File: run.sh
#!/bin/bash
# the make line also repeats each setting of config.mk as NAME=value (left out here)
make -C /OpenROAD-flow-scripts/flow DESIGN_CONFIG=/design/flow/config.mk WORK_HOME=/design/flow/orfs CLKGATE_MAP_FILE= finish
File: config.mk
export PLATFORM = sky130hd
export DESIGN_NAME = maxfinder
export DESIGN_NICKNAME = maxfinder
export VERILOG_FILES = /design/flow/design.v
export SDC_FILE = /design/flow/constraint.sdc
export NUM_CORES = 4
export LEC_CHECK = 0
export CAP_MARGIN = 20
export CORE_MARGIN = 2
export CORE_UTILIZATION = 40
export SLEW_MARGIN = 20
File: constraint.sdc
create_clock -name core_clock -period 4.19 [get_ports {clk}]
set_input_delay 0.8380 -clock core_clock [delete_from_list [all_inputs] [get_ports {clk}]]
set_output_delay 0.8380 -clock core_clock [all_outputs]
set_load 0.01 [all_outputs]
File: design.v
module C2(d00, d01, d10, d11, a1, b1, a0, b0, out);
	input d00, d01, d10, d11, a1, b1, a0, b0;
	output out;
	wire s1, s0;
	assign s1 = a1 || b1;
	assign s0 = a0 && b0;
	assign out = {s1, s0} == 2'b00 ? d00:
	     	{s1, s0} == 2'b01 ? d01:
	     	{s1, s0} == 2'b10 ? d10: d11;
endmodule
module Not(x, nx);
input x;
output nx;
C2 myc2(1'b1, 1'b1, 1'b1, 1'b0, x, x, x, x, nx);
endmodule
module Xor(a, b, c, out);
input a, b, c;
output out;
wire nc;
Not mynot(c, nc);
C2 myc2(c, nc, nc, c, a, b, a, b, out);
endmodule
module Co(a, b, c, out);
input a, b, c;
output out;
C2 myc2(1'b0, c, c, 1'b1, a, b, a, b, out);
endmodule
module FA(a, b, ci, co, res);
input a, b, ci;
output co, res;
Xor myxor(a, b, ci, res);
Co myco(a, b, ci, co);
endmodule
module And1bit(a, b, res);
input a, b;
output res;
C2 myc2(1'b0, 1'b0, 1'b0, 1'b1, a, b, a, b, res);
endmodule
module And5bit(a, b, res);
input [4:0] a, b;
output [4:0] res;
C2 myc21(1'b0, 1'b0, 1'b0, 1'b1, a[4], b[4], a[4], b[4], res[4]);
C2 myc22(1'b0, 1'b0, 1'b0, 1'b1, a[3], b[3], a[3], b[3], res[3]);
C2 myc23(1'b0, 1'b0, 1'b0, 1'b1, a[2], b[2], a[2], b[2], res[2]);
C2 myc24(1'b0, 1'b0, 1'b0, 1'b1, a[1], b[1], a[1], b[1], res[1]);
C2 myc25(1'b0, 1'b0, 1'b0, 1'b1, a[0], b[0], a[0], b[0], res[0]);
endmodule
module Or1bit(a0, a1, a2, a3, a4, a5, out);
input a0, a1, a2, a3, a4, a5;
output out;
wire w1, w2, w3, w4;
C2 myc21(1'b0, 1'b1, 1'b1, 1'b1, a0, a1, a0, a1, w1);
C2 myc22(1'b0, 1'b1, 1'b1, 1'b1, a2, a3, a2, a3, w2);
C2 myc23(1'b0, 1'b1, 1'b1, 1'b1, a4, a5, a4, a5, w3);
C2 myc24(1'b0, 1'b1, 1'b1, 1'b1, w1, w2, w1, w2, w4);
C2 myc25(1'b0, 1'b1, 1'b1, 1'b1, w4, w3, w4, w3, out);
endmodule
module Adder11(a, b, out);
	input [9:0] a, b;
	output [10:0] out;
	wire [10:0] c;
	FA FA1(a[0], b[0], 1'b0, c[0], out[0]);
	FA FA2(a[1], b[1], c[0], c[1], out[1]);
	FA FA3(a[2], b[2], c[1], c[2], out[2]);
	FA FA4(a[3], b[3], c[2], c[3], out[3]);
	FA FA5(a[4], b[4], c[3], c[4], out[4]);
	FA FA6(a[5], b[5], c[4], c[5], out[5]);
	FA FA7(a[6], b[6], c[5], c[6], out[6]);
	FA FA8(a[7], b[7], c[6], c[7], out[7]);
	FA FA9(a[8], b[8], c[7], c[8], out[8]);
	FA FA10(a[9], b[9], c[8], c[9], out[9]);
	FA FA11(a[9], b[9], c[9], c[10], out[10]);
endmodule	 
module Adder12(a, b, out);
	input [10:0] a, b;
	output [11:0] out;
	wire [11:0] c;
	FA FA1(a[0], b[0], 1'b0, c[0], out[0]);
	FA FA2(a[1], b[1], c[0], c[1], out[1]);
	FA FA3(a[2], b[2], c[1], c[2], out[2]);
	FA FA4(a[3], b[3], c[2], c[3], out[3]);
	FA FA5(a[4], b[4], c[3], c[4], out[4]);
	FA FA6(a[5], b[5], c[4], c[5], out[5]);
	FA FA7(a[6], b[6], c[5], c[6], out[6]);
	FA FA8(a[7], b[7], c[6], c[7], out[7]);
	FA FA9(a[8], b[8], c[7], c[8], out[8]);
	FA FA10(a[9], b[9], c[8], c[9], out[9]);
	FA FA11(a[10], b[10], c[9], c[10], out[10]); 
	FA FA12(a[10], b[10], c[10], c[11], out[11]);
endmodule	 
module Abs #(parameter N = 5) (a, signbit, out);
    input[N-1:0] a;
    input signbit;
    output[N-1:0] out;
    wire [10:0] tmpout;
    wire[N-1:0] not_a;
    wire co;
    genvar i;
    generate
        for (i = 0; i < N; i = i + 1) begin
            Xor xor_ins(a[i], signbit, 1'b0, not_a[i]);
        end
    endgenerate
   Adder11 adder1 ({{(10-N){1'b0}}, not_a}, {{9{1'b0}}, signbit}, tmpout);
   assign out = tmpout[N-1:0];
endmodule
module Cell(input xn, am, Sin, Cin, output Cout, Sout);
  wire t;
  And1bit myand1(xn, am, t);
  wire xortmp;
  Xor myxor(t, Sin, Cin, Sout);
  Xor myxor3(Sin, Cin, 1'b0, t1);
  And1bit myand2(t, t1, t2);
  And1bit myand3(Cin, Sin, t3);
  Or1bit myor1(t2, t3, 1'b0, 1'b0, 1'b0, 1'b0, Cout);
endmodule
module Multiplier(a_2, x_2, out);
  parameter m = 5;
  parameter n = 5;
  output [m+n-1:0] out;
  wire [m+n-1:0] product;
  input [m-1:0] a_2;
  input [n-1:0] x_2;
  wire [m-1:0] a;
  wire [n-1:0] x;
  Abs #(m) a1(a_2, a_2[m - 1], a);
  Abs #(m) a2(x_2, x_2[m - 1], x);
  wire c_partial[m*n:0] ;
  wire s_partial[m*n:0] ;
  genvar i;
  generate
    for(i=0; i<m; i=i+1)
    begin
      Cell mycell(x[0], a[i], 1'b0, 1'b0, c_partial[i], s_partial[i]);
    end
  endgenerate
  genvar j, k;
  generate
    for(k=0; k<n-1; k=k+1)
    begin
      for(j=0; j<m-1; j=j+1)
      begin
  	 Cell mycell2(x[k + 1], a[j], s_partial[m*(k + 1) + j - m + 1], c_partial[m*(k+1)+j-m], c_partial[m*(k+1)+j], s_partial[m*(k+1)+j]);
      end
    end
  endgenerate
  genvar z;
  generate
    for(z=0; z<n-1; z=z+1)
    begin
      Cell c_middle_last_col(x[z+1], a[+(m-1)], 1'b0, c_partial[m*(z+1)+(m-1)-m], c_partial[m*(z+1)+(m-1)], s_partial[m*(z+1)+(m-1)]);
    end
  endgenerate
  wire c_last_partial[m-1:0] ;
  wire s_last_partial[m-2:0] ;
  assign c_last_partial[0] = 1'b0;
  genvar l;
  generate
    for(l=0; l<m-1; l=l+1)
    begin
      FA c_last(c_partial[(n-1)*m+l], s_partial[(n-1)*m+l+1], c_last_partial[l], c_last_partial[l+1], s_last_partial[l]);
    end
  endgenerate
  generate
    for(i=0; i<n; i=i+1)
    begin
      assign product[i] = s_partial[m*i];
    end
  endgenerate
  generate
    for(i=n; i<n+m-1; i=i+1)
    begin
      assign product[i] = s_last_partial[i-n];
    end
  endgenerate
  assign product[m+n-1] = c_last_partial[m-2];
  wire signbit_res;
  Xor xor1(a_2[m-1], x_2[n-1], 1'b0, signbit_res);
  Abs #(m+n) newAbs(product, signbit_res, out);
endmodule
module Mux2to1(a, b, sel, c);
	input [4:0] a, b;
	input sel;
	output [4:0] c;
	C2 myc2(a[0], a[0], b[0], b[0], sel, sel, sel, sel, c[0]); 
	C2 myc21(a[1], a[1], b[1], b[1], sel, sel, sel, sel, c[1]);
	C2 myc22(a[2], a[2], b[2], b[2], sel, sel, sel, sel, c[2]);
	C2 myc23(a[3], a[3], b[3], b[3], sel, sel, sel, sel, c[3]);
	C2 myc24(a[4], a[4], b[4], b[4], sel, sel, sel, sel, c[4]);
endmodule    
module iszer(A, out);
input [4:0] A;
output out;
Or1bit myOr1(A[4], A[3], A[2], A[1], A[0], 1'b0, out);
endmodule
module reg5bit(a, en, clk, rst, out);
input clk, rst, en;
input [4:0] a;
output [4:0] out;
wire b4, b3, b2, b1, b0;
S2 reg4(out[4], a[4], 1'b0, 1'b0, 1'b0, 1'b0, en, en, rst, clk, b4);
S2 reg3(out[3], a[3], 1'b0, 1'b0, 1'b0, 1'b0, en, en, rst, clk, b3);
S2 reg2(out[2], a[2], 1'b0, 1'b0, 1'b0, 1'b0, en, en, rst, clk, b2);
S2 reg1(out[1], a[1], 1'b0, 1'b0, 1'b0, 1'b0, en, en, rst, clk, b1);
S2 reg0(out[0], a[0], 1'b0, 1'b0, 1'b0, 1'b0, en, en, rst, clk, b0);
assign out = {b4, b3, b2, b1, b0};
endmodule
module reg10bit(A, clk, rst, out);
input clk, rst;
input [9:0] A;
output [9:0] out;
wire b9, b8, b7, b6, b5, b4, b3, b2, b1, b0;
S2 reg9(A[9], 1'b0, 1'b0, 1'b0, 1'b0, 1'b0, 1'b0, 1'b0, rst, clk, b9);
S2 reg8(A[8], 1'b0, 1'b0, 1'b0, 1'b0, 1'b0, 1'b0, 1'b0,  rst, clk, b8);
S2 reg7(A[7], 1'b0, 1'b0, 1'b0, 1'b0, 1'b0, 1'b0, 1'b0,  rst, clk, b7);
S2 reg6(A[6], 1'b0, 1'b0, 1'b0, 1'b0, 1'b0, 1'b0, 1'b0,  rst, clk, b6);
S2 reg5(A[5], 1'b0, 1'b0, 1'b0, 1'b0, 1'b0, 1'b0, 1'b0, rst, clk, b5);
S2 reg4(A[4], 1'b0, 1'b0, 1'b0, 1'b0, 1'b0, 1'b0, 1'b0,  rst, clk, b4);
S2 reg3(A[3], 01'b0, 1'b0, 1'b0, 1'b0, 1'b0, 1'b0, 1'b0,  rst, clk, b3);
S2 reg2(A[2], 1'b0, 1'b0, 1'b0, 1'b0, 1'b0, 1'b0, 1'b0,  rst, clk, b2);
S2 reg1(A[1], 01'b0, 1'b0, 1'b0, 1'b0, 1'b0, 1'b0, 1'b0,  rst, clk, b1);
S2 reg0(A[0], 01'b0, 1'b0, 1'b0, 1'b0, 1'b0, 1'b0, 1'b0,  rst, clk, b0);
assign out = {b9, b8, b7, b6, b5, b4, b3, b2, b1, b0};
endmodule
module S2(d00, d01, d10, d11, a1, b1, a0, b0, clr, clk, out);
input d00, d01, d10, d11, a1, b1, a0, b0, clr, clk;
output reg out;
wire s1, s0, d;
assign s1 = a1 || b1;
assign s0 = a0 && b0;
assign d = {s1, s0} == 2'b00 ? d00 :
	   {s1, s0} == 2'b01 ? d01 :
	   {s1, s0} == 2'b10 ? d10 : d11;
always@(posedge clk) begin
	if (clr) out <= 1'b0;
	else out <= d;
end
endmodule
module Actfun(A, out);
input [11:0] A;
output [4:0] out;
wire lb;
wire[11:0] B;
assign lb = A[11];
C2 c0(A[11], 1'b0, 1'b0, 1'b0, lb, lb, lb, lb, B[11]);
C2 c1(A[10], 1'b0, 1'b0, 1'b0, lb, lb, lb, lb, B[10]);
C2 c2(A[9], 1'b0, 1'b0, 1'b0, lb, lb, lb, lb, B[9]);
C2 c3(A[8], 1'b0, 1'b0, 1'b0, lb, lb, lb, lb, B[8]);
C2 c4(A[7], 1'b0, 1'b0, 1'b0, lb, lb, lb, lb, B[7]);
C2 c5(A[6], 1'b0, 1'b0, 1'b0, lb, lb, lb, lb, B[6]);
C2 c6(A[5], 1'b0, 1'b0, 1'b0, lb, lb, lb, lb, B[5]);
C2 c7(A[4], 1'b0, 1'b0, 1'b0, lb, lb, lb, lb, B[4]);
C2 c8(A[3], 1'b0, 1'b0, 1'b0, lb, lb, lb, lb, B[3]);
C2 c9(A[2], 1'b0, 1'b0, 1'b0, lb, lb, lb, lb, B[2]);
C2 c10(A[1], 1'b0, 1'b0, 1'b0, lb, lb, lb, lb, B[1]);
C2 c11(A[0], 1'b0, 1'b0, 1'b0, lb, lb, lb, lb, B[0]);
assign out = {B[11], B[6:3]};
endmodule
module PU(x1, w1, x2, w2, x3, w3, x4, w4, clk, rst, out);
input [4:0] x1, x2, x3, x4, w1, w2, w3, w4;
input clk, rst;
output [4:0] out;
wire [9:0] mres1, mres2, mres3, mres4, mreg1, mreg2, mreg3, mreg4;
wire [10:0] addres1, addres2;
wire [11:0] addres3;
Multiplier mul1(x1, w1, mres1);
Multiplier mul2(x2, w2, mres2);
Multiplier mul3(x3, w3, mres3);
Multiplier mul4(x4, w4, mres4);
reg10bit reg1(mres1, clk, rst, mreg1);
reg10bit reg2(mres2, clk, rst, mreg2);
reg10bit reg3(mres3, clk, rst, mreg3);
reg10bit reg4(mres4, clk, rst, mreg4);
Adder11 add1(mreg1, mreg2, addres1);
Adder11 add2(mreg3, mreg4, addres2);
Adder12 add3(addres1, addres2, addres3);
Actfun myfun(addres3, out);
endmodule
module DataPath(clk, rst, ix1, ix2, ix3, ix4, ieps, wen, wene, sel, zer, out);
input clk, rst, wen, wene, sel;
input [4:0] ix1, ix2, ix3, ix4, ieps;
output zer;
output [4:0] out;
wire [4:0] xp1, xp2, xp3, xp4, w1, w2, w3, w4, x1, x2, x3, x4, eps, initx1, initx2, initx3, initx4;
wire zx1, zx2, zx3, zx4, nsel;
Mux2to1 mux1(ix1, xp1, sel, w1);
Mux2to1 mux2(ix2, xp2, sel, w2);
Mux2to1 mux3(ix3, xp3, sel, w3);
Mux2to1 mux4(ix4, xp4, sel, w4);
Not Not1(sel, nsel);
reg5bit my_x1(w1, wen, clk, rst, x1);
reg5bit my_x2(w2, wen, clk, rst, x2);
reg5bit my_x3(w3, wen, clk, rst, x3);
reg5bit my_x4(w4, wen, clk, rst, x4);
reg5bit my_ix1(ix1, nsel, clk, rst, initx1);
reg5bit my_ix2(ix2, nsel, clk, rst, initx2);
reg5bit my_ix3(ix3, nsel, clk, rst, initx3);
reg5bit my_ix4(ix4, nsel, clk, rst, initx4);
reg5bit my_eps(ieps, wene, clk, rst, eps);
wire [4:0] one2c = 4'b01000;
PU PU1(x1, one2c, x2, eps, x3, eps, x4, eps, clk, rst, xp1);
PU PU2(x1, eps, x2, one2c, x3, eps, x4, eps, clk, rst, xp2);
PU PU3(x1, eps, x2, eps, x3, one2c, x4, eps, clk, rst, xp3);
PU PU4(x1, eps, x2, eps, x3, eps, x4, one2c, clk, rst, xp4);
iszer zerx1(x1, zx1);
iszer zerx2(x2, zx2);
iszer zerx3(x3, zx3);
iszer zerx4(x4, zx4);
wire [4:0] resx1, resx2, resx3, resx4;
And5bit myand1({5{zx1}}, initx1, resx1);
And5bit myand2({5{zx2}}, initx2, resx2);
And5bit myand3({5{zx3}}, initx3, resx3);
And5bit myand4({5{zx4}}, initx4, resx4);
Or1bit myor1(resx1[0], resx2[0], resx3[0], resx4[0], 1'b0, 1'b0, out[0]);
Or1bit myor2(resx1[1], resx2[1], resx3[1], resx4[1], 1'b0, 1'b0, out[1]);
Or1bit myor3(resx1[2], resx2[2], resx3[2], resx4[2], 1'b0, 1'b0, out[2]);
Or1bit myor4(resx1[3], resx2[3], resx3[3], resx4[3], 1'b0, 1'b0, out[3]);
Or1bit myor5(resx1[4], resx2[4], resx3[4], resx4[4], 1'b0, 1'b0, out[4]);
wire rega1, rega2, rega3, rega4, rega5, rega6;
And1bit myand5(zx1, zx2, rega1);
And1bit myand6(zx1, zx3, rega2);
And1bit myand7(zx1, zx4, rega3);
And1bit myand8(zx2, zx3, rega4);
And1bit myand9(zx2, zx4, rega5);
And1bit myand10(zx3, zx4, rega6);
Or1bit mynewor(rega1, rega2, rega3, rega4, rega5, rega6, zer);
endmodule
module controller(clk, rst, start, zer, wen, wenep, sel, done);
	input clk, rst, start, zer;
	output wen, wenep, sel, done;
	wire Q1, Q2, Q3, Q21, Q22, Q23, Q31, Q32, wen2;
	S2 newQ1(1'b0, 1'b1, 1'b0, 1'b0, Q1, zer, Q2, Q3, rst, clk, Q1);
	C2 newQ21(1'b0, 1'b0, 1'b1, 1'b0, Q2, Q2, Q3, Q3, Q21);
	C2 newQ22(1'b0, 1'b0, 1'b0, 1'b1, Q2, Q2, zer, zer, Q22);
	C2 newQ23(1'b0, 1'b1, 1'b0, 1'b0, Q2, start, Q3, Q3, Q23);
	S2 newQ2(Q23, Q23, 1'b1, 1'b1, Q21, Q22, 1'b1, 1'b1, rst, clk, Q2);
	C2 newQ31(1'b0, 1'b0, 1'b1, 1'b0, Q2, Q2, Q3, Q3, Q31);
	C2 newQ32(1'b0, 1'b1, 1'b0, 1'b0, Q1, Q2, start, start, Q32);
	S2 newQ3(1'b0, 1'b0, 1'b1, 1'b1, Q31, Q32, 1'b1, 1'b1, rst, clk, Q3);
	C2 newwen1(1'b0, 1'b1, 1'b0, 1'b0, Q1, Q2, Q3, Q3, wenep);
	C2 newwen2(1'b0, 1'b1, 1'b0, 1'b0, Q1, Q1, Q2, Q3, sel);
	C2 newwen(1'b0, 1'b0, 1'b1, 1'b1, wenep, sel, 1'b1, 1'b1, wen);
	C2 newdone(1'b0, 1'b1, 1'b0, 1'b0, Q2, Q3, Q1, Q1, done);
endmodule
module maxfinder(clk, rst, start, x1, x2, x3, x4, eps, done, result);
input clk, start, rst;
input [4:0] x1, x2, x3, x4, eps;
output done;
output [4:0] result;
wire wen, wenep, sel, zer;
DataPath datapath(clk, rst, x1, x2, x3, x4, eps, wen, wenep, sel, zer, result);
controller con(clk, rst, start, zer, wen, wenep, sel, done);
endmodule
==> changes_impl.md, run 1 <==
### Implementation results

- Status: failed layout checks
- SO Faults: setup timing
- TritonCTS clock tree: yes
- Synth cell count leaders: ha_1, inv_1, dfxtp_1, fa_1, nand2_1
- Placeable core region: 30,700 um^2
- Data arrival, critical path: 5.97 ns
- Tmin final: 5.65 ns
- Period utilization: 135%
- Hold Path Stages: 2
- Clock Skew: 0.0124 ns
- Buf/Inv on CP: 3
- Latency at later pin: 0.43 ns
- GRT Overall Usage: 20.8%
- Fraction of power spent switching nets: 39.8%
- Chip Area, Yosys: 12,500 um^2
- Largest area contributor in the netlist: ha_1
- CTS HTree Levels: 4
- Antenna cells: 0
- HP Class: register to register
- Number of global-route vias before repair: 10,200
- Critical Path End Type: register
- Largest stage delay on the critical path: 0.55 ns
- Area Growth Syn to Fin: 33.3%
- Total wire length: 33,000 um
- Cell Type Count: 69
- Seq cells post-synth: 116
- Yosys stat cell total: 1,384
- Xor/xnor share: 5.24%
- Worst Path Max Fanout: 4
- Leak Pwr: 8.13 nW
- Ys async rst share: 0%
- Clock sink count: 116
- Endpoints failing hold: 0
- Req. time, crit path: 4.51 ns
- Die width: 181 um
- IR drop worst, VDD: 0.315 mV
- CP startpoint: datapath.PU4.reg3.reg1.out
- GRT overflow: 0
- Root Buffer Master: clkbuf_16
- Slowest CP cell: fa_2
- Final Setup Violations: 32
- Wire per inst: 16.1 um
- Simple-Gate Area Share: 14.6%
- Global-route wire length before repair: 53,300 um
- CTS max path bufs: 2
- Num CTS Buffers: 17
- Power Dens Cells: 407 nW/um^2
- Number of synthesized flops with an enable pin: 0
- Die area: 32,800 um^2
- Hold path endpoint: datapath.my_ix1.reg4.out
- Fmax: 177 MHz
- Share of the synthesized area in the top cell type: 23.4%
- Combinational power share: 58.7%
- Top Consumer: combinational logic
- Gate Area: 10,200 um^2
- Hold_sp: datapath.my_ix1.reg4.out
- Total Power: 6.81 mW
- DRT iter0 DRCs: 557
- Ys flop type: dfxtp_1
- Vias: 9,941
- Reg clk slew, reported paths: 0.06 ns
- Max Slew Vio Count: 0
- Sequential Area: 2360 um^2
- Synth Instances: 1,384
- Drt pass-1 iters: 7
- Area fraction in mux cells: 0.689%
- Setup CP Type: register to register
- OpenROAD warning count: 136
- Largest net degree at the start of global routing: 62
- Internal power: 4.10 mW
- Adder Share, Synth: 41.9%
- Worst slew margin: 46.8%
- Syn avg cell area: 9.05 um^2
- Main logic family: adder cells
- RSZ-0062 raised after global routing: yes
- Critical Path Sink: datapath.my_x1.reg0.out
- Share of power burned in registers: 19.7%
- R2R Setup Slk: -1.46 ns
- Max-cap violations: 0
- Ao+oa area frac: 10.4%
- Routability cong.: 0.887
- Worst flop-to-flop path startpoint: datapath.PU4.reg3.reg1.out
- Yosys warns: 5
- Worst setup SP type: register
- CP top delay family: adder cells
- CP Depth: 26
- Worst r2r dst: datapath.my_x1.reg0.out
- Post-Route Hold Slack: 0.451 ns
- Initial antenna violation count: 1
- Pre-placement core utilization: 40.8%
- Row Count: 64
- Die height: 181 um
- P_sw: 2.71 mW
- Clock power frac: 21.6%
- I/O Buffers: 33
- FF-to-FF path depth: 26
- Combinational power: 4.00 mW
- Vias/cell: 4.85
- Sequential share of the synthesized area: 18.5%
- Hold-fix buffers, CTS: 0
- Post-route DRC: 0
- Sequential power: 1.34 mW
- Count leader, synth: ha_1
- Clock net power: 1.47 mW
- Fillers: 2,779
- Top Ports: 34
- Worst-Margin Slew: 0.792 ns
- Post-Syn Area: 12,500 um^2
- Nets: 2,015
- Routed Antenna Nets: 0
- Synth top area cells: ha_1, dfxtp_1, fa_1, inv_1, and2_1
- Detailed Place HPWL: 26,800 um
- Worst setup margin: -1.46 ns
## metal layers
metal	track usage, %	share of wire (%)
met5	0	0
met4	5.76	2.3
met3	3.51	4.0
met2	35.4	48
met1	27.4	45
## repair_timing
item / in CTS / in global routing
resized: 71 / 56
endpoints found under the setup margin: 32 / 32
buffers inserted: 12 / 11
pin swaps: 50 / 64
cloned: 1 / 0
## through the flow
stage          worst slack [ns]  instances  cell area [um^2]  setup TNS [ns]  util (%)
2_1_floorplan             -1.31       1386             13000          -22.64         -
3_3_place_gp              -1.37       1994             15300          -28.02      49.9
3_5_place_dp              -1.46       1994             15300          -29.33      49.9
4_1_cts                   -1.41       2039             16300          -27.26      53.2
5_1_grt                   -1.73       2048             16700          -32.42      54.3
6_report                  -1.46       2048             16700          -26.54      54.3
## final cells by class
class,instances,area share [%]
tap,396,2.97
clock inverter,14,0.906
sequential,116,14.1
clock buffer,18,2.63
inverter,232,5.21
multi-input combinational,991,60.8
timing repair buffer,281,13.4
==> inputs of run 2 (changes only) <==
CAP_MARGIN = 30   (was 20)
CELL_PAD_IN_SITES_GLOBAL_PLACEMENT = 1   (was default)
CORE_ASPECT_RATIO = 1.75   (was default)
CORE_MARGIN = 4   (was 2)
CORE_UTILIZATION = 35   (was 40)
GPL_ROUTABILITY_DRIVEN = 1   (was default)
MAX_ROUTING_LAYER = met5   (was default)
MIN_ROUTING_LAYER = met2   (was default)
PLACE_DENSITY_LB_ADDON = 0.19   (was default)
TNS_END_PERCENT = 10   (was default)
clock period = 7.95 ns   (was 4.19 ns; I/O delays follow)
==> run 2 against run 1 <==
Register-to-register slack improved by 2.8 ns. Via count rose by 25%. The run now finishes clean. Sequential power fell by 47%. Design area fell by 16%. Largest power group unchanged. Non-clock buffer count fell by 237.
==> changes_impl.md, run 2 <==
### Implementation results

- Ys flop type: dfxtp_1
- Detailed Place HPWL: 27,800 um
- Xor/xnor share: 5.24%
- Initial antenna violation count: 0
- Count leader, synth: ha_1
- Reg clk slew, reported paths: 0.06 ns
- Top Consumer: combinational logic
- CP startpoint: datapath.PU4.reg3.reg1.out
- Cell Type Count: 69
- Synth top area cells: ha_1, dfxtp_1, fa_1, inv_1, and2_1
- Die area: 39,000 um^2
- I/O Buffers: 33
- FF-to-FF path depth: 26
- Data arrival, critical path: 6.96 ns
- Setup TNS: 0 ns
- Fraction of power spent switching nets: 42.9%
- Top Ports: 34
- Post-Syn Area: 12,500 um^2
- Worst slew margin: 36.0%
- Die width: 151 um
- Tmin final: 6.61 ns
- OpenROAD warning count: 133
- Req. time, crit path: 8.30 ns
- Most used cell, CP: fa_1
- Antenna cells: 0
- Post-route DRC: 0
- Ao+oa area frac: 10.4%
- CP Depth: 26
- Post-layout util: 39.6%
- Max-cap violations: 0
- Share of power burned in registers: 22.6%
- Total Power: 3.15 mW
- Critical Path Sink: datapath.my_x1.reg1.out
- Largest stage delay on the critical path: 0.46 ns
- Pre-placement core utilization: 35.5%
- Routed Antenna Nets: 0
- TritonCTS clock tree: yes
- Final Setup Violations: 0
- Slowest CP cell: fa_1
- Row Count: 91
- P_sw: 1.35 mW
- Drt pass-1 iters: 6
- Max Slew Vio Count: 0
- Vias/cell: 6.59
- Design area: 14,000 um^2
- Vias: 12,400
- Clock power frac: 26.8%
- Clock sink count: 116
- Status: no timing/DRC/antenna violations
- Root Buffer Master: clkbuf_16
- Worst r2r dst: datapath.my_x1.reg1.out
- Simple-Gate Area Share: 14.6%
- Power Dens Cells: 225 nW/um^2
- Fmax: 151 MHz
- Sequential power: 0.710 mW
- Worst setup SP type: register
- Number of synthesized flops with an enable pin: 0
- Total wire length: 34,700 um
- Hold-fix buffers, CTS: 0
- Worst-Margin Slew: 0.950 ns
- HP Class: register to register
- Area Growth Syn to Fin: 11.4%
- Chip Area, Yosys: 12,500 um^2
- Leak Pwr: 6.98 nW
- DRT iter0 DRCs: 1,971
- CTS HTree Levels: 4
- Yosys stat cell total: 1,384
- DP Area: 13,300 um^2
- Share of the synthesized area in the top cell type: 23.4%
- Critical Path End Type: register
- Setup CP Type: register to register
- Synth cell count leaders: ha_1, inv_1, dfxtp_1, fa_1, nand2_1
- Syn avg cell area: 9.05 um^2
- Num CTS Buffers: 17
- Hold_sp: datapath.my_ix1.reg0.out
- Area fraction in mux cells: 0.689%
- Latency at later pin: 0.45 ns
- Post-Layout Cell Count: 1,880
- Largest area contributor in the netlist: ha_1
- Synth Instances: 1,384
- Die height: 258 um
- Ys async rst share: 0%
- Buf/Inv on CP: 5
- Sequential share of the synthesized area: 18.5%
- CP top delay family: adder cells
- Internal power: 1.80 mW
- Adder Share, Synth: 41.9%
- Seq cells post-synth: 116
- Period utilization: 83.2%
- Largest net degree at the start of global routing: 60
- RSZ-0062 raised after global routing: no
- R2R Setup Slk: 1.34 ns
- Hold Path Stages: 2
- Combinational power share: 50.7%
- Post-cts sizing count: 0
- Worst flop-to-flop path startpoint: datapath.PU4.reg3.reg1.out
- Number of global-route vias before repair: 13,900
- IR drop worst, VDD: 0.152 mV
- Yosys warns: 5
- Dpl cells: 1,848
- Global-route wire length before repair: 54,000 um
- GRT Overall Usage: 27.6%
- CTS max path bufs: 2
- Nets: 1,778
- GRT overflow: 0
- Clock net power: 0.841 mW
- Routability cong.: 0.921
- Placeable core region: 35,300 um^2
- Clock Skew: 0.0130 ns
- Postcts setup bufs: 0
- Combinational power: 1.59 mW
- Worst Path Max Fanout: 5
- Wire per inst: 18.5 um
- Hold path endpoint: datapath.my_ix1.reg0.out
- Endpoints failing hold: 0
- Main logic family: adder cells
## run 2: final cells by class
type / instances / area [um^2]
Clock buffer: 17 / 425
Clock inverter: 15 / 204
Fill cell: 3652 / 21300
Inverter: 232 / 871
Multi-Input combinational cell: 991 / 9150
Sequential cell: 116 / 2320
Tap cell: 465 / 582
Timing Repair Buffer: 44 / 410
## run 2: metal layers
| metal | up-vias | part of all wire [%] | wire length [um] | GRT usage, % |
|---|---|---|---|---|
| li1 | 4417 | - | - | - |
| met1 | 4664 | 0 | 0 | - |
| met2 | 3065 | 61 | 21200 | 37.9 |
| met3 | 236 | 31 | 10700 | 31.2 |
| met4 | 2 | 8.1 | 2810 | 6.71 |
| met5 | - | 0.16 | 56 | 1.58 |
## run 2: metrics by stage
stage | setup slack (ns) | hold slack (ns)
2_1_floorplan | 2.04 | 0.432
3_3_place_gp | 1.48 | 0.440
3_5_place_dp | 1.44 | 0.444
4_1_cts | 1.40 | 0.452
5_1_grt | 0.668 | 0.471
6_report | 1.34 | 0.451
==> inputs of run 3 (changes only) <==
ABC_AREA = 0   (was default)
CAP_MARGIN = 20   (was 30)
CELL_PAD_IN_SITES_GLOBAL_PLACEMENT = default   (was 1)
CORE_ASPECT_RATIO = 0.5   (was 1.75)
CORE_MARGIN = 2   (was 4)
CORE_UTILIZATION = 57   (was 35)
CTS_CLUSTER_DIAMETER = 400   (was default)
CTS_CLUSTER_SIZE = 98   (was default)
GPL_ROUTABILITY_DRIVEN = default   (was 1)
MAX_ROUTING_LAYER = default   (was met5)
MIN_ROUTING_LAYER = default   (was met2)
PLACE_DENSITY_LB_ADDON = default   (was 0.19)
SETUP_SLACK_MARGIN = -0.17   (was default)
TNS_END_PERCENT = 20   (was 10)
clock period = 9.0 ns   (was 7.95 ns; I/O delays follow)
==> run 3 against run 2 <==
Combinational power fell by 18%. Total power fell by 17%. Die area fell by 40%. Routed wire length fell by 11%. Largest cell class unchanged. Largest power group unchanged.
==> changes_impl.md, run 3 <==
### Implementation results

- Hold Path Stages: 2
- Critical Path Sink: datapath.my_x1.reg0.out
- Syn avg cell area: 9.05 um^2
- Num CTS Buffers: 17
- Die width: 214 um
- Largest net degree at the start of global routing: 63
- Internal power: 1.52 mW
- Number of global-route vias before repair: 9,095
- Clock Skew: 0.00705 ns
- Hold-fix buffers, CTS: 0
- Buf/Inv on CP: 5
- Nets: 1,777
- Top Ports: 34
- Setup CP Type: register to register
- Postcts setup bufs: 0
- Status: no timing/DRC/antenna violations
- Gate Area: 9150 um^2
- Endpoints failing hold: 0
- P_sw: 1.10 mW
- Synth cell count leaders: ha_1, inv_1, dfxtp_1, fa_1, nand2_1
- Post-route DRC: 0
- Area fraction in mux cells: 0.689%
- Synth top area cells: ha_1, dfxtp_1, fa_1, inv_1, and2_1
- Reg clk slew, reported paths: 0.06 ns
- CP Depth: 25
- Share of power burned in registers: 23.8%
- Pre-placement core utilization: 57.9%
- RSZ-0062 raised after global routing: no
- Yosys stat cell total: 1,384
- Xor/xnor share: 5.24%
- HP Class: register to register
- CTS HTree Levels: 4
- Seq cells post-synth: 116
- Clock power frac: 26.4%
- Drt pass-1 iters: 5
- FF-to-FF path depth: 25
- Data arrival, critical path: 6.79 ns
- Global-route wire length before repair: 49,100 um
- Slowest CP cell: fa_1
- Critical Path End Type: register
- Main logic family: adder cells
- Cell Type Count: 69
- Worst-Margin Slew: 1.09 ns
- DRT iter0 DRCs: 593
- Power Dens Cells: 191 nW/um^2
- M1 WL: 15,800 um
- Period utilization: 72.0%
- Ys flop type: dfxtp_1
- Count leader, synth: ha_1
- Simple-Gate Area Share: 14.6%
- Vias/cell: 5.33
- Antenna cells: 0
- Met2 WL: 12,600 um
- Vias: 9,130
- Final Setup Violations: 0
- Fillers: 1,817
- Req. time, crit path: 9.31 ns
- Fmax: 154 MHz
- Worst Path Max Fanout: 5
- Tmin final: 6.48 ns
- OpenROAD warning count: 135
- Post-Syn Area: 12,500 um^2
- Adder Share, Synth: 41.9%
- I/O Buffers: 33
- Sequential Area: 2320 um^2
- Hold_sp: datapath.my_ix4.reg1.out
- Sequential power: 0.625 mW
- Number of synthesized flops with an enable pin: 0
- Total Power: 2.62 mW
- Hold path endpoint: datapath.my_ix4.reg1.out
- IR drop worst, VDD: 0.117 mV
- Largest stage delay on the critical path: 0.45 ns
- Detailed Place HPWL: 25,200 um
- Sequential share of the synthesized area: 18.5%
- Largest area contributor in the netlist: ha_1
- Die height: 109 um
- Placeable core region: 21,600 um^2
- Area Growth Syn to Fin: 9.49%
- Combinational power share: 49.8%
- Latency at later pin: 0.43 ns
- Max-cap violations: 0
- Initial antenna violation count: 0
- Routed Antenna Nets: 0
- Combinational power: 1.30 mW
- Ys async rst share: 0%
- Row Count: 38
- Max Slew Vio Count: 0
- CP top delay family: adder cells
- GRT Overall Usage: 28.6%
- R2R Setup Slk: 2.52 ns
- Post-cts sizing count: 0
- Fraction of power spent switching nets: 41.9%
- Die area: 23,300 um^2
- Routability cong.: 0.889
- Max Used Layer: met4
- Most used cell, CP: fa_1
- GRT overflow: 0
- Chip Area, Yosys: 12,500 um^2
- Wire per inst: 18.0 um
- Top Consumer: combinational logic
- CP startpoint: datapath.PU4.reg3.reg1.out
- TritonCTS clock tree: yes
- Ao+oa area frac: 10.4%
- Synth Instances: 1,384
- Worst setup SP type: register
- Met3 WL: 2030 um
- Total wire length: 30,800 um
- Worst slew margin: 27.0%
- Share of the synthesized area in the top cell type: 23.4%
- Root Buffer Master: clkbuf_16
- Leak Pwr: 6.96 nW
- Yosys warns: 5
- Setup TNS: 0 ns
- Clock sink count: 116
- Clock net power: 0.692 mW
- Worst r2r dst: datapath.my_x1.reg0.out
- CTS max path bufs: 2
- Worst flop-to-flop path startpoint: datapath.PU4.reg3.reg1.out
run 3: per-layer routing:
layer | vias to the layer above | global-route usage, %
met5 | - | 0
met4 | 0 | 5.85
met3 | 24 | 6.83
met2 | 193 | 42.3
met1 | 4468 | 42.6
li1 | 4445 | -
run 3: cell type report:
type | instances | area share, %
multi-input combinational | 991 | 66.7
timing repair buffer | 43 | 2.94
clock buffer | 19 | 3.30
tap | 300 | 2.74
inverter | 232 | 6.35
clock inverter | 13 | 1.08
sequential | 116 | 16.9
run 3: metrics by stage:
step	hold WS (ns)	worst slack (ns)	instances	util (%)	instance area (um^2)
finish	0.448	2.52	1714	63.4	13700
global route	0.465	2.08	1714	63.4	13700
CTS	0.451	2.55	1714	63.4	13700
detailed placement	0.445	2.57	1682	60.7	13100
global placement	0.438	2.77	1682	60.7	13100
floorplan	0.432	3.09	1386	-	12500
==> inputs of run 4 (changes only) <==
ABC_AREA = default   (was 0)
CORE_ASPECT_RATIO = default   (was 0.5)
CORE_UTILIZATION = 40   (was 57)
CTS_CLUSTER_DIAMETER = default   (was 400)
CTS_CLUSTER_SIZE = default   (was 98)
SETUP_SLACK_MARGIN = 1.36   (was -0.17)
TNS_END_PERCENT = default   (was 20)
clock period = 6.57 ns   (was 9.0 ns; I/O delays follow)
==> run 4 against run 3 <==
Still clean on timing, DRC and antenna. Sequential power up 36%. Clock skew up 0.0045 ns. Clock-buffer cell count unchanged. Utilization down 15 points. Via count up 1.4%. First-iteration DRC count down 32%. Final cell count up 8.9%. Critical endpoint unchanged. Highest routed layer unchanged.
==> changes_impl.md, run 4 <==
### Implementation results

- Routed Antenna Nets: 0
- Count leader, synth: ha_1
- Post-Syn Area: 12,500 um^2
- I/O Buffers: 33
- Synth Instances: 1,384
- Row Count: 64
- TritonCTS clock tree: yes
- Final Setup Violations: 0
- Vias/cell: 4.96
- DRT iter0 DRCs: 405
- Number of global-route vias before repair: 9,696
- Top Ports: 34
- Routability cong.: 0.837
- Status: no timing/DRC/antenna violations
- Simple-Gate Area Share: 14.6%
- Total wire length: 31,000 um
- CP startpoint: datapath.PU3.reg4.reg1.out
- Share of power burned in registers: 21.8%
- Latency at later pin: 0.42 ns
- Gate Area: 9910 um^2
- Max-cap violations: 0
- Fillers: 2,866
- Reg clk slew, reported paths: 0.06 ns
- Syn avg cell area: 9.05 um^2
- Clock power frac: 22.2%
- Num CTS Buffers: 17
- Sequential power: 0.852 mW
- Post-layout util: 48.9%
- GRT overflow: 0
- RSZ-0062 raised after global routing: yes
- Initial antenna violation count: 0
- Chip Area, Yosys: 12,500 um^2
- Nets: 1,833
- Die height: 181 um
- Largest net degree at the start of global routing: 64
- Synth cell count leaders: ha_1, inv_1, dfxtp_1, fa_1, nand2_1
- CP top delay family: adder cells
- Yosys stat cell total: 1,384
- Root Buffer Master: clkbuf_16
- Largest area contributor in the netlist: ha_1
- Crit path cell chain: inv_2 > ha_4 > ha_4 > a211oi_4 > fa_2 > inv_2 > fa_2 > fa_2 > fa_2 > fa_2 > inv_2 > fa_2 > fa_2 > inv_2 > ha_4 > a21boi_1 > o31a_1 > buf_4 > ha_2 > or3_1 > a31oi_1 > nor2_1 > a211o_1 > a2111oi_2
- Clock net power: 0.868 mW
- Vias: 9,258
- GRT Overall Usage: 19.4%
- Req. time, crit path: 6.89 ns
- Clock Skew: 0.0116 ns
- HP Class: register to register
- Hold_sp: datapath.my_ix1.reg1.out
- Ao+oa area frac: 10.4%
- Worst r2r dst: datapath.my_x1.reg0.out
- IR drop worst, VDD: 0.181 mV
- Data arrival, critical path: 5.96 ns
- Detailed Place HPWL: 24,100 um
- Wire per inst: 16.6 um
- Main logic family: adder cells
- Ys async rst share: 0%
- Slowest CP cell: fa_2
- Xor/xnor share: 5.24%
- Setup CP Type: register to register
- Fraction of power spent switching nets: 41.2%
- Antenna cells: 0
- Worst slew margin: 32.9%
- Buf/Inv on CP: 5
- Drt pass-1 iters: 5
- Clock sink count: 116
- Critical Path End Type: register
- Most used cell, CP: fa_2
- Yosys warns: 5
- Die area: 32,800 um^2
- Worst setup SP type: register
- Seq cells post-synth: 116
- Share of the synthesized area in the top cell type: 23.4%
- Worst flop-to-flop path startpoint: datapath.PU3.reg4.reg1.out
- Top Consumer: combinational logic
- Global-route wire length before repair: 50,200 um
- P_sw: 1.61 mW
- OpenROAD warning count: 136
- Sequential share of the synthesized area: 18.5%
- Hold Path Stages: 2
- Worst-Margin Slew: 0.999 ns
- Synth top area cells: ha_1, dfxtp_1, fa_1, inv_1, and2_1
- FF-to-FF path depth: 24
- Ys flop type: dfxtp_1
- Period utilization: 86.0%
- Placeable core region: 30,700 um^2
- Pre-placement core utilization: 40.8%
- Sequential Area: 2350 um^2
- Internal power: 2.29 mW
- CTS HTree Levels: 4
- Endpoints failing hold: 0
- Combinational power: 2.18 mW
- CP Depth: 24
- Critical Path Sink: datapath.my_x1.reg0.out
- R2R Setup Slk: 0.92 ns
- Area fraction in mux cells: 0.689%
- Fmax: 177 MHz
- Area Growth Syn to Fin: 19.9%
- Combinational power share: 55.9%
- Worst Path Max Fanout: 4
- Post-route DRC: 0
- Largest stage delay on the critical path: 0.39 ns
- Hold-fix buffers, CTS: 0
- Leak Pwr: 7.18 nW
- Tmin final: 5.65 ns
- Power Dens Cells: 260 nW/um^2
- Setup TNS: 0 ns
- Cell Type Count: 69
- Hold path endpoint: datapath.my_ix1.reg1.out
- Number of synthesized flops with an enable pin: 0
- Die width: 181 um
- Max Slew Vio Count: 0
- Adder Share, Synth: 41.9%
- CTS max path bufs: 2
## run 4: what timing repair did
item                       4_1_cts  5_1_grt
buffers inserted                29       23
setup endpoints to repair       28       26
resized                         56       99
gates cloned                     0        2
pin swaps                       43       72
## run 4: through the flow
stage	setup slack (ns)	std cells	cell area, um^2	total power [mW]	hold WS [ns]
floorplan	1.05	1386	12700	2.15	0.432
global route	0.709	1866	15000	4.22	0.474
global placement	0.678	1780	13400	2.64	0.438
finish	0.923	1866	15000	3.90	0.450
CTS	0.780	1841	14300	3.66	0.453
detailed placement	0.547	1780	13400	2.69	0.445
## run 4: cell type report
class / instances / area share, %
Tap cell: 396 / 3.30
Timing Repair Buffer: 99 / 5.72
Inverter: 232 / 5.81
Sequential cell: 116 / 15.7
Clock inverter: 13 / 0.741
Clock buffer: 19 / 2.88
Multi-Input combinational cell: 991 / 65.9
## run 4: routing by layer
metal | part of all wire [%] | GRT usage (%) | routed length (um) | vias to the layer above
li1 | - | - | - | 4554
met1 | 46 | 25.5 | 14200 | 4536
met2 | 50 | 34.3 | 15600 | 140
met3 | 3.1 | 2.60 | 957 | 28
met4 | 1.1 | 3.64 | 326 | 0
met5 | 0 | 0 | 0 | -
==> inputs of run 5 (changes only) <==
CAP_MARGIN = 5   (was 20)
CELL_PAD_IN_SITES_DETAIL_PLACEMENT = 2   (was default)
CORE_MARGIN = 9   (was 2)
CORE_UTILIZATION = 38   (was 40)
CTS_CLUSTER_DIAMETER = 95   (was default)
CTS_CLUSTER_SIZE = 11   (was default)
GPL_TIMING_DRIVEN = 0   (was default)
MIN_ROUTING_LAYER = met1   (was default)
SETUP_SLACK_MARGIN = default   (was 1.36)
SLEW_MARGIN = 10   (was 20)
clock period = 6.48 ns   (was 6.57 ns; I/O delays follow)
==> run 5 against run 4 <==
The layout now fails its checks (setup timing). Via count is 21% higher. Sequential power increased by 3.9%. Clock skew grew 0.0045 ns. Utilization down 5.0 points. Design area decreased by 5.0%. Hold slack better by 0.023 ns. Maximum frequency down 16%. Clock-buffer cell count unchanged. Register-to-register slack lost 1.1 ns. Final cell count grew 2.1%. Non-clock buffer count fell by 7. Synthesized cell count stayed put. Critical path type unchanged.
==> changes_impl.md, run 5 <==
### Implementation results

- Vias/cell: 5.86
- GRT Overall Usage: 29.5%
- Total wire length: 60,800 um
- TritonCTS clock tree: yes
- Max Slew Vio Count: 0
- Fmax: 149 MHz
- Clock Skew: 0.0161 ns
- Leak Pwr: 7.03 nW
- R2R Setup Slk: -0.21 ns
- Internal power: 2.17 mW
- Initial antenna violation count: 3
- Max-cap violations: 0
- Ys flop type: dfxtp_1
- Seq cells post-synth: 116
- Worst-Margin Slew: 1.27 ns
- I/O Buffers: 32
- Simple-Gate Area Share: 14.6%
- Sequential share of the synthesized area: 18.5%
- Root Buffer Master: clkbuf_16
- Endpoints failing hold: 0
- Worst Path Max Fanout: 10
- Die area: 39,800 um^2
- Top Consumer: combinational logic
- Area fraction in mux cells: 0.689%
- Worst r2r dst: datapath.PU4.reg2.reg9.out
- Count leader, synth: ha_1
- Row Count: 66
- CP top delay family: adder cells
- Synth Instances: 1,384
- Ao+oa area frac: 10.4%
- Fraction of power spent switching nets: 48.4%
- GRT overflow: 0
- Place WS: -0.601 ns
- Slowest CP cell: fa_1
- Buf/Inv on CP: 3
- Hold path endpoint: datapath.my_ix2.reg3.out
- DRT iter0 DRCs: 901
- Req. time, crit path: 6.75 ns
- CP Depth: 20
- Most used cell, CP: ha_1
- Chip Area, Yosys: 12,500 um^2
- Routability cong.: 0.872
- Reg clk slew, reported paths: 0.06 ns
- Combinational power share: 57.2%
- Area Growth Syn to Fin: 13.9%
- Cell Type Count: 69
- Adder Share, Synth: 41.9%
- Clock sink count: 116
- OpenROAD warning count: 134
- Pre-placement core utilization: 38.5%
- Main logic family: adder cells
- Share of the synthesized area in the top cell type: 23.4%
- Post-Layout Cell Count: 1,906
- FF-to-FF path depth: 20
- CTS HTree Levels: 4
- Synth top area cells: ha_1, dfxtp_1, fa_1, inv_1, and2_1
- Power Dens Cells: 295 nW/um^2
- P_sw: 2.04 mW
- Tmin final: 6.69 ns
- Largest stage delay on the critical path: 0.58 ns
- Total Power: 4.21 mW
- Detailed Place HPWL: 39,700 um
- Worst setup SP type: register
- Nets: 1,826
- Largest area contributor in the netlist: ha_1
- Sequential power: 0.885 mW
- Worst slew margin: 15.0%
- CTS max path bufs: 2
- Setup CP Type: register to register
- Die height: 200 um
- Largest net degree at the start of global routing: 17
- Critical Path Sink: datapath.PU4.reg2.reg9.out
- Post-route DRC: 0
- Drt pass-1 iters: 7
- Hold-fix buffers, CTS: 0
- Yosys warns: 5
- Hold Path Stages: 2
- IR drop worst, VDD: 0.224 mV
- Crit path cell chain: clkbuf_4 > xor2_1 > ha_1 > ha_1 > ha_1 > and2_1 > ha_1 > fa_1 > fa_1 > inv_1 > fa_1 > inv_1 > ha_1 > fa_1 > fa_1 > xor2_2 > xnor2_1 > ha_1 > xor2_2 > nor2_1
- Vias: 11,200
- Number of global-route vias before repair: 13,200
- Post-Syn Area: 12,500 um^2
- Routed Antenna Nets: 0
- Data arrival, critical path: 6.96 ns
- Latency at later pin: 0.46 ns
- Dpl cells: 1,860
- Fillers: 3,503
- Post-Route Hold Slack: 0.473 ns
- Hold_sp: datapath.my_ix2.reg3.out
- Wire per inst: 31.9 um
- Yosys stat cell total: 1,384
- Ys async rst share: 0%
- Period utilization: 103%
- Share of power burned in registers: 21.0%
- Status: failed layout checks
- Worst flop-to-flop path startpoint: datapath.my_x2.reg4.out
- Syn avg cell area: 9.05 um^2
- Top Ports: 34
- Final Setup Violations: 2
- Placeable core region: 32,500 um^2
- Combinational power: 2.41 mW
- Num CTS Buffers: 17
- Critical Path End Type: register
- SO Faults: setup timing
- Xor/xnor share: 5.24%
- Synth cell count leaders: ha_1, inv_1, dfxtp_1, fa_1, nand2_1
- Clock net power: 0.919 mW
- Die width: 200 um
- Global-route wire length before repair: 85,600 um
- Clock power frac: 21.8%
- HP Class: register to register
- Number of synthesized flops with an enable pin: 0
- Worst setup margin: -0.210 ns
- CP startpoint: datapath.my_x2.reg4.out
-- run 5: final cells by class --
type                    instances  area [um^2]  area share [%]
diodes                          1         2.50          0.0175
plain buffers                  47          216            1.52
inverters                     232          871            6.10
clock inverters                13         86.3           0.605
repair buffers                 45          418            2.93
clock buffers                  19          433            3.03
well taps                     442          553            3.87
multi-input cells             991         9360            65.6
flip-flops and latches        116         2330            16.3
-- run 5: stage by stage --
| step | setup TNS (ns) | cell area (um^2) | util [%] |
|---|---|---|---|
| floorplan | 0 | 12500 | - |
| global placement | -0.288 | 13400 | 41.2 |
| detailed placement | -3.46 | 13400 | 41.2 |
| CTS | -0.00148 | 14000 | 43.2 |
| global route | -0.503 | 14300 | 43.9 |
| finish | -0.248 | 14300 | 43.9 |
-- run 5: per-layer routing --
layer / global-route usage (%) / routed length [um]
met3: 7.26 / 3660
met5: 0 / 24
met4: 23.9 / 5940
met1: 29.0 / 21000
met2: 52.1 / 30200
-- run 5: timing repair --
item                                    CTS  global route
pin swaps                                10            22
setup buffers                             6             7
gates resized                            25            47
endpoints found under the setup margin   25            20
==> inputs of run 6 (changes only) <==
ABC_AREA = 1   (was default)
CAP_MARGIN = 0   (was 5)
CELL_PAD_IN_SITES_GLOBAL_PLACEMENT = 3   (was default)
CORE_ASPECT_RATIO = 1.11   (was default)
CORE_MARGIN = 8   (was 9)
CORE_UTILIZATION = 35   (was 38)
CTS_CLUSTER_DIAMETER = 383   (was 95)
CTS_CLUSTER_SIZE = default   (was 11)
GPL_ROUTABILITY_DRIVEN = 1   (was default)
MAX_ROUTING_LAYER = met4   (was default)
MIN_ROUTING_LAYER = met2   (was met1)
PLACE_DENSITY_LB_ADDON = 0.19   (was default)
SLEW_MARGIN = 20   (was 10)
TNS_END_PERCENT = 70   (was default)
clock period = 6.87 ns   (was 6.48 ns; I/O delays follow)
==> run 6 against run 5 <==
Sequential share of layout area grew 0.082 points. Critical path type unchanged. Design area shrank 0.98%. Sequential cell count is the same. Routed wire length shrank 30%. The run now finishes clean. First-iteration DRC count grew 84%. Global-route usage grew 3.3 points. Sequential power shrank 3.8%. Die area grew 6.1%. Total power grew 7.2%. Clock power grew 2%. Synthesized cell count grew 11%.
==> changes_impl.md, run 6 <==
### Implementation results

- Status: no timing/DRC/antenna violations
- Simple-Gate Area Share: 14.2%
- Clock power frac: 20.8%
- Yosys warns: 5
- Die area: 42,300 um^2
- Largest net degree at the start of global routing: 17
- I/O Buffers: 32
- Clock Skew: 0.00853 ns
- Main logic family: adder cells
- Slowest CP cell: a21oi_1
- FF-to-FF path depth: 22
- Clock net power: 0.938 mW
- Chip Area, Yosys: 12,600 um^2
- Drt pass-1 iters: 6
- Reg clk slew, reported paths: 0.06 ns
- Critical Path End Type: register
- Yosys stat cell total: 1,543
- Post-route DRC: 0
- Top Consumer: combinational logic
- Ao+oa area frac: 8.23%
- Adder Share, Synth: 41.4%
- Area fraction in mux cells: 0.0796%
- Clock sink count: 116
- Top Ports: 34
- Row Count: 73
- Number of synthesized flops with an enable pin: 0
- OpenROAD warning count: 133
- Max Slew Vio Count: 0
- Max-cap violations: 0
- IR drop worst, VDD: 0.205 mV
- Hold_sp: datapath.my_ix3.reg4.out
- CTS HTree Levels: 4
- Count leader, synth: inv_1
- Post-Syn Area: 12,600 um^2
- Synth top area cells: ha_1, dfxtp_1, fa_1, inv_1, nand2_1
- Worst flop-to-flop path startpoint: datapath.my_x2.reg4.out
- Routed Antenna Nets: 0
- RSZ-0062 raised after global routing: no
- Total Power: 4.52 mW
- Sequential share of the synthesized area: 18.5%
- P_sw: 2.14 mW
- Tmin final: 6.48 ns
- Syn avg cell area: 8.15 um^2
- Setup CP Type: register to register
- Hold path endpoint: datapath.my_ix3.reg4.out
- Endpoints failing hold: 0
- TritonCTS clock tree: yes
- Number of global-route vias before repair: 16,400
- Total wire length: 42,400 um
- Final Setup Violations: 0
- Internal power: 2.37 mW
- Die height: 216 um
- Most used cell, CP: ha_1
- Ys async rst share: 0%
- Fmax: 154 MHz
- Crit path cell chain: clkbuf_1 > xor2_1 > ha_1 > ha_1 > ha_1 > inv_1 > nor2_1 > ha_1 > fa_1 > fa_1 > inv_1 > fa_1 > inv_1 > ha_1 > fa_1 > fa_1 > xor2_1 > ha_1 > ha_1 > inv_1 > o21ai_0 > a21oi_1
- Vias: 13,500
- GRT overflow: 0
- HP Class: register to register
- Nets: 1,970
- CP top delay family: adder cells
- Critical Path Sink: datapath.PU4.reg2.reg9.out
- Setup TNS: 0 ns
- Worst Path Max Fanout: 10
- Area Growth Syn to Fin: 12.4%
- Pre-placement core utilization: 35.3%
- Wire per inst: 20.6 um
- CP Depth: 22
- Data arrival, critical path: 6.73 ns
- Hold Path Stages: 2
- DRT iter0 DRCs: 1,658
- Combinational power: 2.73 mW
- Max Used Layer: met4
- Power Dens Cells: 320 nW/um^2
- Fillers: 4,091
- R2R Setup Slk: 0.39 ns
- DP Area: 13,500 um^2
- CTS max path bufs: 2
- Share of power burned in registers: 18.8%
- Synth Instances: 1,543
- GRT Overall Usage: 32.8%
- Design area: 14,100 um^2
- Postcts setup bufs: 0
- Largest area contributor in the netlist: ha_1
- Placeable core region: 35,600 um^2
- Buf/Inv on CP: 5
- Cell Type Count: 52
- Req. time, crit path: 7.12 ns
- Ys flop type: dfxtp_1
- Num CTS Buffers: 17
- Met2 WL: 22,900 um
- Worst r2r dst: datapath.PU4.reg2.reg9.out
- Global-route wire length before repair: 66,000 um
- Leak Pwr: 7.69 nW
- Worst-Margin Slew: 0.948 ns
- Detailed Place HPWL: 33,800 um
- Period utilization: 94.3%
- Root Buffer Master: clkbuf_16
- CP startpoint: datapath.my_x2.reg4.out
- Fraction of power spent switching nets: 47.4%
- Latency at later pin: 0.42 ns
- Worst slew margin: 36.6%
- Largest stage delay on the critical path: 0.56 ns
- Xor/xnor share: 4.81%
- Sequential power: 0.851 mW
- Seq cells post-synth: 116
- Routability cong.: 0.903
- Initial antenna violation count: 1
- M1 WL: 0 um
- Vias/cell: 6.56
- Combinational power share: 60.4%
- Post-Route Hold Slack: 0.453 ns
- Worst setup SP type: register
- Synth cell count leaders: inv_1, ha_1, nand2_1, nor2_1, dfxtp_1
- Share of the synthesized area in the top cell type: 23.3%
- Met3 WL: 17,400 um
- Die width: 196 um
==> run 6: cell type report <==
type | count | area, um^2 | share of cell area, %
multi-input combinational | 1008 | 8710 | 61.7
antenna | 4 | 10.0 | 0.0708
buffer | 40 | 179 | 1.27
inverter | 379 | 1420 | 10.1
timing repair buffer | 32 | 320 | 2.27
clock buffer | 23 | 478 | 3.38
sequential | 116 | 2320 | 16.4
tap | 450 | 563 | 3.98
clock inverter | 8 | 125 | 0.885
==> run 6: what timing repair did <==
item | CTS | global route
setup endpoints to repair | 0 | 9
endpoints found under the hold margin | 0 | 0
hold buffers | 0 | 0
gates resized | 0 | 16
==> run 6: through the flow <==
step,utilization (%),setup slack [ns],std cells
floorplan,-,1.41,1545
global placement,37.8,0.376,2027
detailed placement,37.8,0.303,2027
CTS,39.5,0.208,2058
global route,39.7,0.0385,2057
finish,39.7,0.389,2060
==> run 6: per-layer routing <==
metal,GRT usage [%],vias up
met4,4.60,0
met5,-,-
met3,43.8,182
met1,-,4956
li1,-,4715
met2,37.7,3658
==> inputs of run 7 (changes only) <==
ABC_AREA = default   (was 1)
CAP_MARGIN = 20   (was 0)
CELL_PAD_IN_SITES_DETAIL_PLACEMENT = default   (was 2)
CELL_PAD_IN_SITES_GLOBAL_PLACEMENT = 2   (was 3)
CORE_ASPECT_RATIO = default   (was 1.11)
CORE_MARGIN = 4   (was 8)
CORE_UTILIZATION = 23   (was 35)
CTS_CLUSTER_DIAMETER = default   (was 383)
GPL_ROUTABILITY_DRIVEN = default   (was 1)
MAX_ROUTING_LAYER = default   (was met4)
MIN_ROUTING_LAYER = met1   (was met2)
PLACE_DENSITY_LB_ADDON = 0.07   (was 0.19)
SETUP_SLACK_MARGIN = 0.84   (was default)
TNS_END_PERCENT = 80   (was 70)
clock period = 4.33 ns   (was 6.87 ns; I/O delays follow)
==> run 7 against run 6 <==
The layout now fails its checks (setup timing). Sequential power up 52%. Via count down 31%. Largest power group unchanged. Critical endpoint is now datapath.my_x1.reg0.out. Clock power up 57%. Sequential share of layout area down 2.1 points. Largest cell class unchanged. Design area up 16%. Routed wire length up 1.9%.
==> changes_impl.md, run 7 <==
### Implementation results

- GR Util met1: 22.1%
- Worst slew margin: 26.1%
- Clock net power: 1.47 mW
- P_sw: 2.72 mW
- Setup TNS: -27.78 ns
- M2 GR Usage: 24.9%
- CP top delay family: AND-OR/OR-AND gates
- CTS max path bufs: 2
- DP Area: 14,200 um^2
- Synth Instances: 1,384
- Design area: 16,400 um^2
- Combinational power: 3.60 mW
- OpenROAD warning count: 136
- Wire per inst: 19.5 um
- Placeable core region: 53,900 um^2
- Worst r2r dst: datapath.my_x1.reg0.out
- Internal power: 3.64 mW
- Area fraction in mux cells: 0.689%
- Leak Pwr: 7.49 nW
- Critical Path Sink: datapath.my_x1.reg0.out
- Fmax: 171 MHz
- Ys async rst share: 0%
- Vias: 9,374
- Req. time, crit path: 4.70 ns
- Data arrival, critical path: 6.23 ns
- Post-layout util: 30.5%
- Max-cap violations: 0
- Die width: 241 um
- Cell Type Count: 69
- Post-Syn Area: 12,500 um^2
- DRT iter0 DRCs: 345
- CTS HTree Levels: 4
- I/O Buffers: 32
- Fillers: 5,651
- Period utilization: 135%
- Sequential Area: 2360 um^2
- Die area: 58,300 um^2
- Sequential power: 1.29 mW
- Buf/Inv on CP: 4
- Global-route wire length before repair: 65,000 um
- Reg clk slew, reported paths: 0.06 ns
- Die height: 241 um
- Critical Path End Type: register
- Busiest grt layer: met2
- Post-route DRC: 0
- Synth cell count leaders: ha_1, inv_1, dfxtp_1, fa_1, nand2_1
- Worst Path Max Fanout: 4
- Worst setup margin: -1.53 ns
- Xor/xnor share: 5.24%
- SO Faults: setup timing
- Number of global-route vias before repair: 9,970
- CP startpoint: datapath.PU4.reg3.reg1.out
- Share of the synthesized area in the top cell type: 23.4%
- Number of synthesized flops with an enable pin: 0
- Largest area contributor in the netlist: ha_1
- FF-to-FF path depth: 28
- Routed Antenna Nets: 0
- Max Slew Vio Count: 0
- Syn avg cell area: 9.05 um^2
- Detailed Place HPWL: 35,000 um
- Final Setup Violations: 32
- Clock power frac: 23.1%
- Chip Area, Yosys: 12,500 um^2
- Hold path endpoint: datapath.my_ix3.reg4.out
- Yosys stat cell total: 1,384
- RSZ-0062 raised after global routing: yes
- Largest net degree at the start of global routing: 17
- Status: failed layout checks
- Slowest CP cell: fa_2
- Routability cong.: 0.737
- Top Ports: 34
- Share of power burned in registers: 20.3%
- Fraction of power spent switching nets: 42.7%
- CP Depth: 28
- Adder Share, Synth: 41.9%
- Ys flop type: dfxtp_1
- IR drop worst, VDD: 0.335 mV
- Top Consumer: combinational logic
- Largest stage delay on the critical path: 0.47 ns
- Ao+oa area frac: 10.4%
- Clock Skew: 0.0110 ns
- Num CTS Buffers: 17
- Hold_sp: datapath.my_ix3.reg4.out
- Root Buffer Master: clkbuf_16
- Worst flop-to-flop path startpoint: datapath.PU4.reg3.reg1.out
- R2R Setup Slk: -1.53 ns
- Main logic family: adder cells
- Tmin final: 5.86 ns
- Power Dens Cells: 387 nW/um^2
- Count leader, synth: ha_1
- GRT overflow: 0
- Routing usage on met3: 2.58%
- Worst-Margin Slew: 1.11 ns
- Area Growth Syn to Fin: 31.1%
- Synth top area cells: ha_1, dfxtp_1, fa_1, inv_1, and2_1
- Yosys warns: 5
- Gate Area: 10,500 um^2
- Endpoints failing hold: 0
- Simple-Gate Area Share: 14.6%
- Setup CP Type: register to register
- Sequential share of the synthesized area: 18.5%
- Worst setup SP type: register
- Hold Path Stages: 2
- Combinational power share: 56.6%
- HP Class: register to register
- TritonCTS clock tree: yes
- Seq cells post-synth: 116
- Drt pass-1 iters: 5
- Pre-placement core utilization: 23.2%
- Vias/cell: 4.23
- Row Count: 85
- Nets: 1,882
- Latency at later pin: 0.47 ns
- GRT Overall Usage: 15.6%
- Initial antenna violation count: 3
- Total wire length: 43,200 um
- Clock sink count: 116
run 7: routing by layer:
metal  wire [um]  part of all wire, %  vias up
met5           0                    0        -
met4         682                  1.6        0
met3        1020                  2.4       29
met2       19800                   46       76
met1       21800                   50     4619
li1            -                    -     4650
run 7: area by class of cell:
type / instances / area share, %
inverters: 232 / 5.39
flip-flops and latches: 116 / 14.4
well taps: 696 / 5.30
multi-input cells: 991 / 63.8
plain buffers: 47 / 2.37
clock buffers: 18 / 2.67
clock inverters: 13 / 0.899
diodes: 2 / 0.0305
repair buffers: 101 / 5.13
run 7: what timing repair did:
item	4_1_cts	5_1_grt
pin swaps	103	88
gates cloned	1	0
hold buffers	0	0
resized	169	68
buffers inserted	52	16
endpoints found under the setup margin	53	45
run 7: metrics by stage:
| step | hold slack [ns] | cells | setup WS, ns | power, mW |
|---|---|---|---|---|
| finish | 0.457 | 2216 | -1.53 | 6.36 |
| global route | 0.481 | 2214 | -1.79 | 6.95 |
| CTS | 0.457 | 2198 | -1.69 | 6.35 |
| detailed placement | 0.443 | 2114 | -2.11 | 4.49 |
| global placement | 0.438 | 2114 | -2.13 | 4.51 |
| floorplan | 0.432 | 1386 | -1.17 | 3.33 |
==> inputs of run 8 (changes only) <==
CELL_PAD_IN_SITES_GLOBAL_PLACEMENT = default   (was 2)
CORE_MARGIN = 2   (was 4)
CORE_UTILIZATION = 40   (was 23)
CTS_CLUSTER_DIAMETER = 394   (was default)
CTS_CLUSTER_SIZE = 99   (was default)
GPL_TIMING_DRIVEN = default   (was 0)
MIN_ROUTING_LAYER = default   (was met1)
PLACE_DENSITY_LB_ADDON = default   (was 0.07)
SETUP_SLACK_MARGIN = 2.59   (was 0.84)
TNS_END_PERCENT = default   (was 80)
clock period = 9.0 ns   (was 4.33 ns; I/O delays follow)
==> run 8 against run 7 <==
Register-to-register slack better by 4.5 ns. Design area is 16% lower. Highest routed layer unchanged. Critical endpoint is now datapath.my_x3.reg2.out. Clock power decreased by 56%. Sequential cell count did not move. Synthesized cell count did not move. Clock skew up 0.0021 ns. Global-route usage is 2.7 points higher. Now clean on timing, DRC and antenna. Non-clock buffer count decreased by 103.
==> changes_impl.md, run 8 <==
### Implementation results

- CTS HTree Levels: 4
- Tmin final: 6.02 ns
- CP top delay family: adder cells
- Hold_sp: datapath.my_ix1.reg0.out
- FF-to-FF path depth: 23
- Top Consumer: combinational logic
- Worst setup margin: 2.98 ns
- Drt pass-1 iters: 6
- Largest area contributor in the netlist: ha_1
- Period utilization: 66.9%
- Combinational power: 1.30 mW
- Cell Type Count: 69
- Number of global-route vias before repair: 9,150
- Worst slew margin: 36.2%
- Place WS: 2.60 ns
- DRT iter0 DRCs: 473
- Share of power burned in registers: 24.2%
- Die area: 32,800 um^2
- Seq cells post-synth: 116
- Vias/cell: 4.94
- IR drop worst, VDD: 0.0955 mV
- Syn avg cell area: 9.05 um^2
- GRT Overall Usage: 18.4%
- Yosys warns: 5
- Clock power frac: 25.0%
- Chip Area, Yosys: 12,500 um^2
- Data arrival, critical path: 6.40 ns
- Combinational power share: 50.8%
- Power Dens Cells: 186 nW/um^2
- Critical Path End Type: register
- Total Power: 2.57 mW
- Xor/xnor share: 5.24%
- Vias: 8,961
- Post-Syn Area: 12,500 um^2
- GRT overflow: 0
- Post-route DRC: 0
- HP Class: register to register
- Fillers: 2,992
- Buf/Inv on CP: 4
- Fmax: 166 MHz
- Die height: 181 um
- Synth cell count leaders: ha_1, inv_1, dfxtp_1, fa_1, nand2_1
- Internal power: 1.47 mW
- Num CTS Buffers: 17
- Fraction of power spent switching nets: 42.7%
- TritonCTS clock tree: yes
- Die width: 181 um
- Latency at later pin: 0.44 ns
- Hold Path Stages: 2
- Main logic family: adder cells
- Adder Share, Synth: 41.9%
- Clock net power: 0.642 mW
- Yosys stat cell total: 1,384
- Sequential power: 0.623 mW
- Worst r2r dst: datapath.my_x3.reg2.out
- Share of the synthesized area in the top cell type: 23.4%
- Clock Skew: 0.0131 ns
- Area fraction in mux cells: 0.689%
- Endpoints failing hold: 0
- Crit path cell chain: inv_1 > ha_1 > ha_1 > a211oi_1 > fa_1 > fa_1 > fa_1 > fa_1 > fa_1 > fa_1 > fa_1 > inv_1 > ha_1 > a21oi_1 > o21ai_0 > o31a_1 > inv_1 > ha_1 > a21oi_1 > o221ai_1 > a21oi_1 > a222oi_1 > inv_1
- Clock sink count: 116
- Max-cap violations: 0
- Critical Path Sink: datapath.my_x3.reg2.out
- Hold path endpoint: datapath.my_ix1.reg0.out
- Pre-placement core utilization: 40.8%
- Req. time, crit path: 9.38 ns
- RSZ-0062 raised after global routing: no
- Ys flop type: dfxtp_1
- Reg clk slew, reported paths: 0.07 ns
- Worst setup SP type: register
- Sequential share of the synthesized area: 18.5%
- R2R Setup Slk: 2.98 ns
- Area Growth Syn to Fin: 10.5%
- Row Count: 64
- Placeable core region: 30,700 um^2
- Largest stage delay on the critical path: 0.44 ns
- Synth Instances: 1,384
- Global-route wire length before repair: 47,100 um
- CTS max path bufs: 2
- Top Ports: 34
- Number of synthesized flops with an enable pin: 0
- Ys async rst share: 0%
- Final Setup Violations: 0
- Largest net degree at the start of global routing: 62
- Initial antenna violation count: 1
- I/O Buffers: 33
- Most used cell, CP: fa_1
- Worst Path Max Fanout: 5
- CP Depth: 23
- Leak Pwr: 6.95 nW
- Detailed Place HPWL: 23,800 um
- Nets: 1,779
- Routed Antenna Nets: 0
- Max Slew Vio Count: 0
- OpenROAD warning count: 133
- Status: no timing/DRC/antenna violations
- Count leader, synth: ha_1
- Total wire length: 28,900 um
- Simple-Gate Area Share: 14.6%
- Wire per inst: 15.9 um
- CP startpoint: datapath.PU4.reg1.reg1.out
-- run 8: what timing repair did --
| item | 4_1_cts | 5_1_grt |
|---|---|---|
| gates resized | 3 | 7 |
| gates cloned | 0 | 0 |
| buffers inserted | 0 | 3 |
| hold buffers | 0 | 0 |
| setup endpoints to repair | 2 | 8 |
| pin swaps | 1 | 6 |
-- run 8: area by class of cell --
class	instances	area, um^2	share of cell area [%]
flip-flops and latches	116	2320	16.8
repair buffers	45	418	3.02
inverters	232	871	6.29
clock inverters	15	125	0.904
well taps	396	495	3.58
diodes	1	2.50	0.0181
multi-input cells	991	9190	66.3
clock buffers	17	425	3.07
-- run 8: stage by stage --
stage | instances | hold slack, ns | utilization (%) | cell area, um^2
5_1_grt | 1812 | 0.473 | 45.0 | 13800
3_3_place_gp | 1777 | 0.439 | 43.0 | 13200
2_1_floorplan | 1386 | 0.432 | - | 12500
4_1_cts | 1809 | 0.452 | 44.9 | 13800
6_report | 1813 | 0.451 | 45.0 | 13800
3_5_place_dp | 1777 | 0.443 | 43.0 | 13200
-- run 8: per-layer routing --
| layer | vias to the layer above | GRT usage [%] | routed length (um) |
|---|---|---|---|
| met5 | - | 0 | 0 |
| met4 | 0 | 4.03 | 297 |
| met3 | 26 | 2.56 | 948 |
| met2 | 123 | 31.8 | 14000 |
| met1 | 4365 | 24.4 | 13600 |
| li1 | 4447 | - | - |
Power figures rest on the tool's default switching activity, not on a simulated workload.
